==> v26: inputs <==
## axi_gpio
module axi_gpio #(
    parameter int N_GPIOS = 32,
    parameter int AXI_ADDR_WIDTH = 12,
    parameter int AXI_DATA_WIDTH = 32
)(
   input aclk,
   input aresetn, 
   input  logic [N_GPIOS-1:0] gpio_in_raw ,
   output logic [N_GPIOS-1:0] gpio_out,
   output logic irq,  
   output logic arready,
   input logic [AXI_ADDR_WIDTH-1:0] araddr,
   input logic arvalid,
   output logic [AXI_DATA_WIDTH-1:0] rdata,
   output logic [1:0] rresp,
   output logic rvalid,
   input logic rready,
   input logic wvalid,
   output logic wready,
   input logic [AXI_DATA_WIDTH-1:0] wdata,
   input logic [AXI_DATA_WIDTH/8-1:0] wstrb,
   input logic bready,
   output logic bvalid,
   output logic [1:0] bresp,
   output logic awready,
   input logic [AXI_ADDR_WIDTH-1:0] awaddr,
   input logic awvalid
);
  localparam logic [31:0] VERSION = 32'h0001_0000;
  localparam int WORD_IDX_W = (AXI_ADDR_WIDTH >= 2) ? (AXI_ADDR_WIDTH-2) : 1;
  localparam logic [WORD_IDX_W-1:0] VERSION_WORD = 'h0B;  
  localparam logic [WORD_IDX_W-1:0] SCRATCH_WORD = 'h0C;  
  localparam logic [WORD_IDX_W-1:0] DIR_WORD       = 'h000;  
  localparam logic [WORD_IDX_W-1:0] OUT_WORD       = 'h001;  
  localparam logic [WORD_IDX_W-1:0] OUT_SET_WORD   = 'h002;  
  localparam logic [WORD_IDX_W-1:0] OUT_CLR_WORD   = 'h003;  
  localparam logic [WORD_IDX_W-1:0] IN_WORD        = 'h004;  
  localparam logic [WORD_IDX_W-1:0] IRQ_MASK_WORD  = 'h005;  
  localparam logic [WORD_IDX_W-1:0] IRQ_STATUS_WORD= 'h006;  
  localparam logic [WORD_IDX_W-1:0] IRQ_CLEAR_WORD = 'h007;  
  localparam logic [WORD_IDX_W-1:0] EDGE_EN_WORD   = 'h008;  
  localparam logic [WORD_IDX_W-1:0] EDGE_POL_WORD  = 'h009;  
  localparam logic [WORD_IDX_W-1:0] LVL_POL_WORD   = 'h00A;  
  localparam logic [WORD_IDX_W-1:0] DEBOUNCE_WORD  = 'h00D;  
  logic [AXI_DATA_WIDTH-1:0] scratch_q;  
  logic [N_GPIOS-1:0] dir_q, out_q;
  logic [N_GPIOS-1:0] in_meta, in_sync;  
  logic [N_GPIOS-1:0] clr_mask, clr_mask_next;
  logic [N_GPIOS-1:0] irq_mask_q, irq_status_q, edge_en_q, edge_pol_q, lvl_pol_q;
  logic [7:0]         debounce_cfg_q;             
  logic [N_GPIOS-1:0] in_db_q, in_db_d;          
  ...
clock: 2.32 ns
lec_check: 0
cap_margin: 10
core_margin: 2
core_utilization: 72
cts_cluster_diameter: 355
cts_cluster_size: 15
setup_slack_margin: -0.23
slew_margin: 20
tns_end_percent: 5
run.sh (not shown) runs the stock make flow with config.mk's settings and CLKGATE_MAP_FILE=.
==> v24 (differences from v26) <==
==> flow/config.mk (replaced) <==
export PLATFORM = sky130hd
export DESIGN_NAME = axi_gpio
export DESIGN_NICKNAME = axi_gpio
export VERILOG_FILES = /design/flow/design.v
export SDC_FILE = /design/flow/constraint.sdc
export NUM_CORES = 4
export LEC_CHECK = 0
export CAP_MARGIN = 20
export CORE_MARGIN = 2
export CORE_UTILIZATION = 72
export CTS_CLUSTER_DIAMETER = 375
export CTS_CLUSTER_SIZE = 21
export HOLD_SLACK_MARGIN = 0.29
export PLACE_DENSITY_LB_ADDON = 0.26
export SETUP_SLACK_MARGIN = 0.53
export SLEW_MARGIN = 20
export TNS_END_PERCENT = 5
==> flow/constraint.sdc (replaced) <==
create_clock -name core_clock -period 2.13 [get_ports {aclk}]
set_input_delay 0.4260 -clock core_clock [delete_from_list [all_inputs] [get_ports {aclk}]]
set_output_delay 0.4260 -clock core_clock [all_outputs]
set_load 0.01 [all_outputs]
==> v21 (differences from v26) <==
==> flow/config.mk (replaced) <==
export PLATFORM = sky130hd
export DESIGN_NAME = axi_gpio
export DESIGN_NICKNAME = axi_gpio
export VERILOG_FILES = /design/flow/design.v
export SDC_FILE = /design/flow/constraint.sdc
export NUM_CORES = 4
export LEC_CHECK = 0
export ABC_AREA = 1
export CAP_MARGIN = 20
export CORE_MARGIN = 2
export CORE_UTILIZATION = 40
export CTS_CLUSTER_DIAMETER = 230
export MAX_ROUTING_LAYER = met4
export SETUP_SLACK_MARGIN = 1.48
export SLEW_MARGIN = 10
==> flow/constraint.sdc (replaced) <==
create_clock -name core_clock -period 5.0 [get_ports {aclk}]
set_input_delay 1.0000 -clock core_clock [delete_from_list [all_inputs] [get_ports {aclk}]]
set_output_delay 1.0000 -clock core_clock [all_outputs]
set_load 0.01 [all_outputs]
==> comparison table <==
	v21	v26	v24
Total number of vias	33,300	30,800	34,100
Part of the total power dissipated in sequential elements	42.1%	53.8%	54.4%
CTS Hold Buffers Added	0	1	33
Post-layout worst setup margin	1.52 ns	-0.342 ns	-0.641 ns
Wire length of the first global-routing pass	186 mm	179 mm	191 mm
Core utilization before placement	40.4%	73.0%	73.0%
Routing usage on met3	2.69%	8.51%	9.41%
Post-placement cell count	6,176	4,515	4,566
Capturing element type of the critical path	output pin	output pin	register
Peak VDD IR	0.000311 V	0.00101 V	0.000870 V
Cell count along the critical path	5	4	8
Worst clock skew	0.0293 ns	0.0240 ns	0.0344 ns
Minimum setup slack among reg-to-reg paths	2.13 ns	-0.19 ns	-0.64 ns
Cell area after technology mapping	40,500 um^2	39,400 um^2	39,400 um^2
Tool warnings	39	34	36
Critical Path Fanout Max	3	2	7
Run status	timing/DRC/antenna clean	finished with violations	finished with violations
Violated checks	-	negative setup slack	negative setup slack
Adder-cell area share of the yosys netlist	8.89%	9.16%	9.16%
Yosys stat area	40,500 um^2	39,400 um^2	39,400 um^2
Net switching share of the total power	31.4%	29.6%	31.1%
Detailed Place HPWL	79.7 mm	82.1 mm	83.2 mm
Core Region	100,000 um^2	53,900 um^2	53,900 um^2
Power figures rest on the tool's default switching activity, not on a simulated workload.
